== v12 ==
==> flow/design.v (excerpt) <==
module cpu(clock,reset,imem_addr,imem_data,dmem_addr,dmem_we,dmem_wdata,dmem_rdata);
    input clock;
    input reset;
    output [11:0]imem_addr;
    input [15:0]imem_data;
    output [11:0]dmem_addr;
    output dmem_we;
    output [15:0]dmem_wdata;
    input [15:0]dmem_rdata;
    wire [17:0]brbus;
    wire [15:0]inst;
    wire [2:0] ex_dest,mem_dest,wb_dest;
    wire [19:0]wbbus;
    wire [55:0]idbus;
    wire [39:0]exbus;
    wire [39:0]membus;
    fetch_module fetch(.clock(clock),.reset(reset),.brbus(brbus),.inst(inst),.imem_addr(imem_addr),.imem_data(imem_data));
    decode_module decode(.clock(clock),.reset(reset),.inst(inst),.ex_dest(ex_dest),.mem_dest(mem_dest),
                        .wb_dest(wb_dest),.wbbus(wbbus),.brbus(brbus),.idbus(idbus));
    alu_module alu(.clock(clock),.reset(reset),.idbus(idbus),.exbus(exbus),.ex_dest(ex_dest));
    mem_module mem(.clock(clock),.reset(reset),.exbus(exbus),.membus(membus),.mem_dest(mem_dest),
                   .dmem_addr(dmem_addr),.dmem_we(dmem_we),.dmem_wdata(dmem_wdata),.dmem_rdata(dmem_rdata));
    wb_module wb(.clock(clock),.reset(reset),.membus(membus),.wbbus(wbbus),.wb_dest(wb_dest));
endmodule
Size in the first run: ~2200 cells after synthesis, roughly 75 I/O pins, ~16000 µm² of cells after synthesis.
==> flow/config.mk <==
export PLATFORM = sky130hd
export DESIGN_NAME = cpu
export DESIGN_NICKNAME = cpu
export VERILOG_FILES = /design/flow/design.v
export SDC_FILE = /design/flow/constraint.sdc
export NUM_CORES = 4
export LEC_CHECK = 0
export ABC_AREA = 1
export CAP_MARGIN = 10
export CELL_PAD_IN_SITES_DETAIL_PLACEMENT = 0
export CORE_MARGIN = 2
export CORE_UTILIZATION = 70
export CTS_CLUSTER_DIAMETER = 103
export CTS_CLUSTER_SIZE = 20
export GPL_ROUTABILITY_DRIVEN = 1
export GPL_TIMING_DRIVEN = 1
export HOLD_SLACK_MARGIN = -0.09
export PLACE_DENSITY_LB_ADDON = 0.29
export SLEW_MARGIN = 20
export TNS_END_PERCENT = 55
==> flow/constraint.sdc <==
create_clock -name core_clock -period 4.0 [get_ports {clock}]
set_input_delay 0.8000 -clock core_clock [delete_from_list [all_inputs] [get_ports {clock}]]
set_output_delay 0.8000 -clock core_clock [all_outputs]
set_load 0.01 [all_outputs]
run.sh (not shown) runs the stock make flow with config.mk's settings and CLKGATE_MAP_FILE=.
v12 ended with every stage complete and zero timing, DRC or antenna violations.
#### Input delta (v32 over v12)
# v12
export LEC_CHECK = 0
export ABC_AREA = 1
export CAP_MARGIN = 10
export CELL_PAD_IN_SITES_DETAIL_PLACEMENT = 0
export CORE_MARGIN = 2
export CORE_UTILIZATION = 70
export CTS_CLUSTER_DIAMETER = 103
export CTS_CLUSTER_SIZE = 20
export GPL_ROUTABILITY_DRIVEN = 1
export GPL_TIMING_DRIVEN = 1
export HOLD_SLACK_MARGIN = -0.09
export PLACE_DENSITY_LB_ADDON = 0.29
export SLEW_MARGIN = 20
export TNS_END_PERCENT = 55
create_clock -name core_clock -period 4.0 [get_ports {clock}]
# v32
export LEC_CHECK = 0
export CAP_MARGIN = 20
export CORE_MARGIN = 2
export CORE_UTILIZATION = 65
export SLEW_MARGIN = 20
export TNS_END_PERCENT = 5
create_clock -name core_clock -period 6.34 [get_ports {clock}]
Results
Compared with v12, in v32 cell area now sits lower; die area now sits higher.
From v12 to v32 the numbers moved as follows: clock power down about 8%; sequential share of cell area up 1.1 points; wire length of the first global-routing pass down 15%; routed wire length down about 15%.
Changes in v38 relative to v32:
# v32
export LEC_CHECK = 0
export CAP_MARGIN = 20
export CORE_MARGIN = 2
export CORE_UTILIZATION = 65
export SLEW_MARGIN = 20
export TNS_END_PERCENT = 5
create_clock -name core_clock -period 6.34 [get_ports {clock}]
# v38
export LEC_CHECK = 0
export ABC_AREA = 1
export CAP_MARGIN = 20
export CORE_MARGIN = 2
export CORE_UTILIZATION = 72
export HOLD_SLACK_MARGIN = 0.3
export PLACE_DENSITY_LB_ADDON = 0.27
export SETUP_SLACK_MARGIN = 1.22
export SLEW_MARGIN = 20
create_clock -name core_clock -period 4.19 [get_ports {clock}]
Findings:
- The log for v38 ends in 5_1_grt with error GRT-0232, so the run never completed.
- Number of clock sinks: v38 vs v32 identical
- Going from v32 to v38, number of buffers added by the clock tree synthesis step down 1, area fraction in full adders, half adders and majority gates flat, synthesized area per cell down about 24%, area fraction in and, or, nand and nor cells up 9.2 points, area after synthesis up about 4%.

========
Starting RTL as in the previous note.
// cpu
module cpu(clock,reset,imem_addr,imem_data,dmem_addr,dmem_we,dmem_wdata,dmem_rdata);
make LEC_CHECK=0 ABC_AREA=1 CAP_MARGIN=20 CORE_ASPECT_RATIO=0.5 CORE_MARGIN=2 CORE_UTILIZATION=72 CTS_CLUSTER_DIAMETER=292 CTS_CLUSTER_SIZE=99 PLACE_DENSITY=0.36 SETUP_SLACK_MARGIN=1.27 SLEW_MARGIN=20 finish   # period 4.35 ns
The starting point failed in global routing (5_1_grt).
Rerun with:
==> flow/config.mk (replaced) <==
export PLATFORM = sky130hd
export DESIGN_NAME = cpu
export DESIGN_NICKNAME = cpu
export VERILOG_FILES = /design/flow/design.v
export SDC_FILE = /design/flow/constraint.sdc
export NUM_CORES = 4
export LEC_CHECK = 0
export CAP_MARGIN = 20
export CORE_ASPECT_RATIO = 1.5
export CORE_MARGIN = 2
export CORE_UTILIZATION = 40
export PLACE_DENSITY_LB_ADDON = 0.05
export SLEW_MARGIN = 20
==> flow/constraint.sdc (replaced) <==
create_clock -name core_clock -period 8.0 [get_ports {clock}]
set_input_delay 1.6000 -clock core_clock [delete_from_list [all_inputs] [get_ports {clock}]]
set_output_delay 1.6000 -clock core_clock [all_outputs]
set_load 0.01 [all_outputs]
Outcome: With this change the flow produced a clean layout; synthesized cell count shrinks by 27%; synthesized area shrinks by 4.0%; die size grows by 70%.
Rerun with:
--- a/flow/config.mk
+++ b/flow/config.mk
@@ -7,0 +8 @@
+export ABC_AREA = 1
@@ -9 +10,2 @@
-export CORE_ASPECT_RATIO = 1.5
+export CELL_PAD_IN_SITES_DETAIL_PLACEMENT = 1
+export CELL_PAD_IN_SITES_GLOBAL_PLACEMENT = 2
@@ -12,2 +14,5 @@
-export PLACE_DENSITY_LB_ADDON = 0.05
-export SLEW_MARGIN = 20
+export GPL_ROUTABILITY_DRIVEN = 0
+export MAX_ROUTING_LAYER = met4
+export MIN_ROUTING_LAYER = met1
+export SETUP_SLACK_MARGIN = 1.42
+export SLEW_MARGIN = 35
Outcome:
- clock-buffer cell count went up by 1
- non-clock buffer count shrinks by 2
- total power rose by 11%
- final cell count goes up by about 30%
- register-to-register slack gains 0.90 ns
- die area grows by about 4%
- worst hold slack got worse by 0.038 ns

========
== v51 ==
Starting RTL as in the previous note.
// cpu
module cpu(clock,reset,imem_addr,imem_data,dmem_addr,dmem_we,dmem_wdata,dmem_rdata);
Settings: LEC_CHECK=0, ABC_AREA=1, CAP_MARGIN=20, CELL_PAD_IN_SITES_DETAIL_PLACEMENT=0, CORE_MARGIN=2, CORE_UTILIZATION=68, CTS_CLUSTER_DIAMETER=31, CTS_CLUSTER_SIZE=90, GPL_ROUTABILITY_DRIVEN=1, GPL_TIMING_DRIVEN=1, HOLD_SLACK_MARGIN=0.18, SETUP_SLACK_MARGIN=-0.25, SLEW_MARGIN=20, TNS_END_PERCENT=70; clock period 4.43 ns.
v51 finished all stages; layout check result: FAIL, due to setup timing.
diff inputs: v51 => v7
- clearing TNS_END_PERCENT, which used to be 70
- clearing HOLD_SLACK_MARGIN, which used to be 0.18
- clearing CELL_PAD_IN_SITES_DETAIL_PLACEMENT, which used to be 0
- clearing GPL_ROUTABILITY_DRIVEN, which used to be 1
- clearing GPL_TIMING_DRIVEN, which used to be 1
- clearing ABC_AREA, which used to be 1
- clearing CTS_CLUSTER_SIZE, which used to be 90
- clearing CTS_CLUSTER_DIAMETER, which used to be 31
- swapping 68 for 40 in CORE_UTILIZATION
- clearing SETUP_SLACK_MARGIN, which used to be -0.25
- swapping 4.43 for 8.0 in the clock period (ns, I/O delays scaled along)
==> results <==
Leakage power figure shrinks by more than 10% when moving from v51 to v7. | non-clock buffer count | higher: v51 |. Higher area of the synthesized netlist per yosys stat was reported by v51, not v7. Between v7 and v51, it is v7 whose growth of design area from synthesis to finish is lower, by 2.8 points. Of v7 and v51, it is v7 that has the lower final instance area. v7 reached the final stage; the timing, DRC and antenna checks on its layout passed.
Setup changes, v7 to v11
- PLACE_DENSITY_LB_ADDON now 0.27, previously not set
- CTS_CLUSTER_DIAMETER now 372, previously not set
- CORE_UTILIZATION now 72, was 40
- ABC_AREA now 1, previously not set
- the clock period (ns, I/O delays scaled along) now 4.08, was 8.0
==> comparison <==
- FAIL: v11; every other run in v7 and v11 is clean
- Compared with v7, in v11 largest voltage drop on the vdd net rose 350%, number of inserted diodes now larger.
- v11 against v7: post-synthesis to final-layout area growth saw an increase; normalized max-slew margin went up 12 points; worst-path maximum fanout shows a reduction of 41; count of clock-buffer cells in the layout shows a reduction of 4.
Input changes introduced in v47 (baseline for comparison: v11):
- PLACE_DENSITY_LB_ADDON removed (was 0.27)
- CORE_UTILIZATION changed from 72 to 54
- CTS_CLUSTER_SIZE newly set to 95
- CTS_CLUSTER_DIAMETER removed (was 372)
- ABC_AREA removed (was 1)
- the clock period (ns, I/O delays scaled along) changed from 4.08 to 3.59
Notes after the runs:
Ran to the end and failed final checks on setup timing: v47. v47 — placed cell area about 2.6% higher, v11 as reference. Post-detailed-routing wire length: v47 better than v11. On area after synthesis, v47 does better than v11. Of v11 and v47, the higher clock-buffer cell count belongs to v47.
#### Input delta (v52 over v47)
- changing CORE_UTILIZATION from 54 to 68
- removing CTS_CLUSTER_SIZE (formerly 95)
- setting ABC_AREA to 1 for the first time
- changing the clock period (ns, I/O delays scaled along) from 3.59 to 4.77
==> results <==
- v52 finished every step from synthesis to the final layout, and the layout passed the timing, DRC and antenna checks.
- Relative to v47, the post-synthesis instance area measured on v52 has increased by a few percent.
- For v47, the beginning of the critical path was decode.inst_save[6]$_SDFF_PP0_, unlike v52, where it was decode.inst_save_valid$_SDFF_PP0_.
- Summary — final-layout clock-cell area share, v52 relative to v47: higher, by 0.27 points.
- Relative to v47, final cycle utilization of the critical path has gone down in v52.
- v52 vs v47, cell with the biggest individual delay on the critical path: fa_1 vs dfxtp_1
- v47 and v52 ended up with roughly the same adder and majority gate portion of the synthesized area.
- Delta(longest individual stage delay on the worst path, v52 - v47) > 0
- Delta (v52 minus v47): worst setup slack after layout shows an increase of 1240 ps, worst setup slack after placement shows an increase of 1660 ps, maximum frequency shows an increase of about 1.3%.
- Compared with v47, post-route cell area in v52 decreased by a few percent.
- Re number of tap cells added at floorplan: v47 and v52 aren't equal, and the higher value belongs to v47.
diff inputs: v52 => v23
- CORE_UTILIZATION: 68 -> 72
- PLACE_DENSITY_LB_ADDON: unset -> 0.27
- the clock period (ns, I/O delays scaled along): 4.77 -> 4.19
Notes after the runs:
| v23 | all stages done | FAIL | setup timing |. v23 vs v52, design area went up by 84 um2. Diff v23..v52 | clock net sink count | unchanged. Of v52 and v23, the run reporting the lower total of plain and repair buffers excluding clock buffers was v52. Against v52, v23 reports a multi-input combinational cell area that is higher. Relative to v52, v23 degrades final clock skew. When the final numbers for v52 and v23 were put side by side, the worst max-slew margin expressed relative to the limit turned out to be smaller in v52. Relative to v52, the number of logic stages on the critical path including buffering of v23 is lower by 1.

========
cpu again, from the RTL that the note above started with.
Settings: LEC_CHECK=0, ABC_AREA=1, CAP_MARGIN=10, CELL_PAD_IN_SITES_DETAIL_PLACEMENT=0, CORE_MARGIN=2, CORE_UTILIZATION=72, CTS_CLUSTER_DIAMETER=103, CTS_CLUSTER_SIZE=20, GPL_ROUTABILITY_DRIVEN=1, GPL_TIMING_DRIVEN=1, HOLD_SLACK_MARGIN=-0.09, PLACE_DENSITY_LB_ADDON=0.04, SETUP_SLACK_MARGIN=0.98, SLEW_MARGIN=20, TNS_END_PERCENT=55; clock period 4.0 ns.
The starting point stopped in global routing (5_1_grt) on GRT-0232.
==> next run, changes <==
==> flow/config.mk (replaced) <==
export PLATFORM = sky130hd
export DESIGN_NAME = cpu
export DESIGN_NICKNAME = cpu
export VERILOG_FILES = /design/flow/design.v
export SDC_FILE = /design/flow/constraint.sdc
export NUM_CORES = 4
export LEC_CHECK = 0
export CAP_MARGIN = 20
export CORE_MARGIN = 2
export CORE_UTILIZATION = 23
export SLEW_MARGIN = 20
==> flow/constraint.sdc (replaced) <==
create_clock -name core_clock -period 7.2 [get_ports {clock}]
set_input_delay 1.4400 -clock core_clock [delete_from_list [all_inputs] [get_ports {clock}]]
set_output_delay 1.4400 -clock core_clock [all_outputs]
set_load 0.01 [all_outputs]
- The new run completed with no timing, DRC or antenna violations
- area after synthesis went down by 4.0%
- die area is higher to 2.9 times its value
- synthesized cell count decreases by 27%
==> next run, changes <==
--- a/flow/config.mk
+++ b/flow/config.mk
@@ -9,3 +9,3 @@
 export CORE_MARGIN = 2
-export CORE_UTILIZATION = 23
+export CORE_UTILIZATION = 40
 export SLEW_MARGIN = 20
Clock-buffer cell count is lower by 3.
Final area decreases by about 3%.
Sequential power barely changes.
Global-route usage came out higher by 8.2 points.
Area after synthesis stays the same.
Power falls by 1.9%.
Routed wire length decreases by 8.2%.
==> next run, changes <==
--- a/flow/config.mk
+++ b/flow/config.mk
@@ -7,5 +7,8 @@
 export LEC_CHECK = 0
-export CAP_MARGIN = 20
+export ABC_AREA = 1
+export CAP_MARGIN = 0
 export CORE_MARGIN = 2
-export CORE_UTILIZATION = 40
+export CORE_UTILIZATION = 72
+export PLACE_DENSITY_LB_ADDON = 0.27
+export SETUP_SLACK_MARGIN = 1.12
 export SLEW_MARGIN = 20
==> flow/constraint.sdc (replaced) <==
create_clock -name core_clock -period 4.19 [get_ports {clock}]
set_input_delay 0.8380 -clock core_clock [delete_from_list [all_inputs] [get_ports {clock}]]
set_output_delay 0.8380 -clock core_clock [all_outputs]
set_load 0.01 [all_outputs]
After rerunning: This time the run stopped in global routing (5_1_grt) with GRT-0232; area after synthesis came out higher by 4.2%; synthesized cell count came out higher by 38%; die area came out lower by 41%.
==> next run, changes <==
--- a/flow/config.mk
+++ b/flow/config.mk
@@ -7,3 +7,2 @@
 export LEC_CHECK = 0
-export ABC_AREA = 1
 export CAP_MARGIN = 0
@@ -11,4 +10,2 @@
 export CORE_UTILIZATION = 72
-export PLACE_DENSITY_LB_ADDON = 0.27
-export SETUP_SLACK_MARGIN = 1.12
 export SLEW_MARGIN = 20
==> flow/constraint.sdc (replaced) <==
create_clock -name core_clock -period 4.79 [get_ports {clock}]
set_input_delay 0.9580 -clock core_clock [delete_from_list [all_inputs] [get_ports {clock}]]
set_output_delay 0.9580 -clock core_clock [all_outputs]
set_load 0.01 [all_outputs]
What happened:
- Now the flow reached the layout checks and failed them: setup timing
- synthesized cell count is lower by a quarter to a third
- die size is lower by a few percent
- synthesized area is lower by a few percent
==> next run, changes <==
--- a/flow/config.mk
+++ b/flow/config.mk
@@ -7,5 +7,6 @@
 export LEC_CHECK = 0
-export CAP_MARGIN = 0
+export CAP_MARGIN = 20
 export CORE_MARGIN = 2
-export CORE_UTILIZATION = 72
-export SLEW_MARGIN = 20
+export CORE_UTILIZATION = 40
+export SETUP_SLACK_MARGIN = 1.42
+export SLEW_MARGIN = 35
==> flow/constraint.sdc (replaced) <==
create_clock -name core_clock -period 8.0 [get_ports {clock}]
set_input_delay 1.6000 -clock core_clock [delete_from_list [all_inputs] [get_ports {clock}]]
set_output_delay 1.6000 -clock core_clock [all_outputs]
set_load 0.01 [all_outputs]
Outcome:
- Now the flow completed with no timing, DRC or antenna violations
- wire length falls by 14%
- final area falls by 2.2%
- worst hold slack got worse by 0.0039 ns
- sequential cell count does not change
- global-route usage falls by 21 points
- total power falls by 39%
- die area rises by 78%
- critical path depth does not change
- sequential power falls by 40%
Power and IR drop assume default switching activity.
